// std_fp_smult_pipe
module std_fp_smult_pipe #(
    parameter WIDTH = 32,
    parameter INT_WIDTH = 16,
    parameter FRAC_WIDTH = 16
) (
    input  [WIDTH-1:0]              left,
    input  [WIDTH-1:0]              right,
    input  logic                    reset,
    input  logic                    go,
    input  logic                    clk,
    output logic [WIDTH-1:0]        out,
    output logic                    done
);
For scale: about 3400 cells after synthesis, ~100 I/O pins.
Settings: LEC_CHECK=0, ABC_AREA=0, CAP_MARGIN=20, CELL_PAD_IN_SITES_DETAIL_PLACEMENT=2, CELL_PAD_IN_SITES_GLOBAL_PLACEMENT=0, CORE_MARGIN=9, CORE_UTILIZATION=26, CTS_CLUSTER_DIAMETER=382, CTS_CLUSTER_SIZE=65, GPL_ROUTABILITY_DRIVEN=0, GPL_TIMING_DRIVEN=0, MAX_ROUTING_LAYER=met4, PLACE_DENSITY_LB_ADDON=0.05, SLEW_MARGIN=20, TNS_END_PERCENT=25; clock period 10.6 ns.
run.sh (not shown) runs the stock make flow with config.mk's settings and CLKGATE_MAP_FILE=.
The baseline went through all stages and came out clean.
Edit:
==> flow/config.mk (replaced) <==
export PLATFORM = sky130hd
export DESIGN_NAME = std_fp_smult_pipe
export DESIGN_NICKNAME = std_fp_smult_pipe
export VERILOG_FILES = /design/flow/design.v
export SDC_FILE = /design/flow/constraint.sdc
export NUM_CORES = 4
export LEC_CHECK = 0
export ABC_AREA = 0
export CAP_MARGIN = 20
export CELL_PAD_IN_SITES_DETAIL_PLACEMENT = 2
export CELL_PAD_IN_SITES_GLOBAL_PLACEMENT = 3
export CORE_MARGIN = 2
export CORE_UTILIZATION = 26
export CTS_CLUSTER_SIZE = 53
export MAX_ROUTING_LAYER = met4
export SLEW_MARGIN = 20
==> flow/constraint.sdc (replaced) <==
create_clock -name core_clock -period 7.5 [get_ports {clk}]
set_input_delay 1.5000 -clock core_clock [delete_from_list [all_inputs] [get_ports {clk}]]
set_output_delay 1.5000 -clock core_clock [all_outputs]
set_load 0.01 [all_outputs]
=>
- worst setup slack loses 1.1 ns
- final area rises by 6.5%
- critical path depth came out lower by 1
Edit:
==> flow/config.mk (replaced) <==
export PLATFORM = sky130hd
export DESIGN_NAME = std_fp_smult_pipe
export DESIGN_NICKNAME = std_fp_smult_pipe
export VERILOG_FILES = /design/flow/design.v
export SDC_FILE = /design/flow/constraint.sdc
export NUM_CORES = 4
export LEC_CHECK = 0
export ABC_AREA = 1
export CAP_MARGIN = 0
export CORE_MARGIN = 2
export CORE_UTILIZATION = 68
export CTS_CLUSTER_DIAMETER = 332
export CTS_CLUSTER_SIZE = 100
export HOLD_SLACK_MARGIN = -0.07
export SLEW_MARGIN = 0
export TNS_END_PERCENT = 5
- The new run passed the timing, DRC and antenna checks
- utilization went up by 44 points
- maximum frequency went up by 1.2%
- via count went up by about 19%
- routed wire length went down by about 20%
- total power went down by 6.9%
- sequential share of layout area hardly moves
- final cell count went down by about 1.2%
Edit:
==> flow/config.mk (replaced) <==
export PLATFORM = sky130hd
export DESIGN_NAME = std_fp_smult_pipe
export DESIGN_NICKNAME = std_fp_smult_pipe
export VERILOG_FILES = /design/flow/design.v
export SDC_FILE = /design/flow/constraint.sdc
export NUM_CORES = 4
export LEC_CHECK = 0
export CAP_MARGIN = 20
export CORE_MARGIN = 2
export CORE_UTILIZATION = 70
export CTS_CLUSTER_DIAMETER = 162
export CTS_CLUSTER_SIZE = 100
export SLEW_MARGIN = 20
Effect:
- The changed run completed without violations
- maximum frequency decreases slightly
- sequential power increases slightly
- final cell count decreases by about a fifth
- register-to-register slack is worse by 0.11 ns
- synthesized cell count decreases by about a fifth
- routed wire length decreases by a little under a tenth
- utilization increases by 2.7 points
- via count decreases by about a fifth
- count of clock-buffer cells in the layout increases by 1

---

Setup of old:
std_fp_smult_pipe again, from the RTL that the note above started with.
Design std_fp_smult_pipe, start of the top module:
module std_fp_smult_pipe #(
    parameter WIDTH = 32,
    parameter INT_WIDTH = 16,
    parameter FRAC_WIDTH = 16
) (
    input  [WIDTH-1:0]              left,
    input  [WIDTH-1:0]              right,
    input  logic                    reset,
    input  logic                    go,
    input  logic                    clk,
    output logic [WIDTH-1:0]        out,
    output logic                    done
);
==> flow/config.mk <==
export PLATFORM = sky130hd
export DESIGN_NAME = std_fp_smult_pipe
export DESIGN_NICKNAME = std_fp_smult_pipe
export VERILOG_FILES = /design/flow/design.v
export SDC_FILE = /design/flow/constraint.sdc
export NUM_CORES = 4
export LEC_CHECK = 0
export ABC_AREA = 1
export CAP_MARGIN = 20
export CELL_PAD_IN_SITES_DETAIL_PLACEMENT = 2
export CORE_ASPECT_RATIO = 0.67
export CORE_MARGIN = 2
export CORE_UTILIZATION = 53
export CTS_CLUSTER_DIAMETER = 207
export GPL_ROUTABILITY_DRIVEN = 0
export GPL_TIMING_DRIVEN = 0
export MIN_ROUTING_LAYER = met2
export PLACE_DENSITY = 0.87
export SLEW_MARGIN = 10
==> flow/constraint.sdc <==
create_clock -name core_clock -period 7.96 [get_ports {clk}]
set_input_delay 1.5920 -clock core_clock [delete_from_list [all_inputs] [get_ports {clk}]]
set_output_delay 1.5920 -clock core_clock [all_outputs]
set_load 0.01 [all_outputs]
Flow for old halted at detailed placement, error code DPL-0033.
Inputs modified between old and new:
==> flow/config.mk <==
export PLATFORM = sky130hd
export DESIGN_NAME = std_fp_smult_pipe
export DESIGN_NICKNAME = std_fp_smult_pipe
export VERILOG_FILES = /design/flow/design.v
export SDC_FILE = /design/flow/constraint.sdc
export NUM_CORES = 4
export LEC_CHECK = 0
export CAP_MARGIN = 40
export CELL_PAD_IN_SITES_DETAIL_PLACEMENT = 0
export CORE_MARGIN = 2
export CORE_UTILIZATION = 72
export CTS_CLUSTER_DIAMETER = 100
export CTS_CLUSTER_SIZE = 38
export GPL_ROUTABILITY_DRIVEN = 0
export PLACE_DENSITY = 0.37
export SETUP_SLACK_MARGIN = 1.03
export SLEW_MARGIN = 15
Notes after the runs:
new reached the final stage; the timing, DRC and antenna checks on its layout passed.
Lower per-instance average area after synthesis was reported by old, not new.
Count of input and output buffers up 1 in new wrt old
In new, the starting utilization of the core area came out 20 points above the value in old.
old and new ended up with roughly the same compound-gate portion of the synthesized area.
new improves on old in cell area after synthesis.
Side by side, total cell area reported by yosys after synthesis turned out lower in new than in old.
I/O pin count essentially unchanged between new and old.
Min number of instances in the synthesized netlist across old and new: new
No activity file was given, so power comes from the tool's default toggle rates.
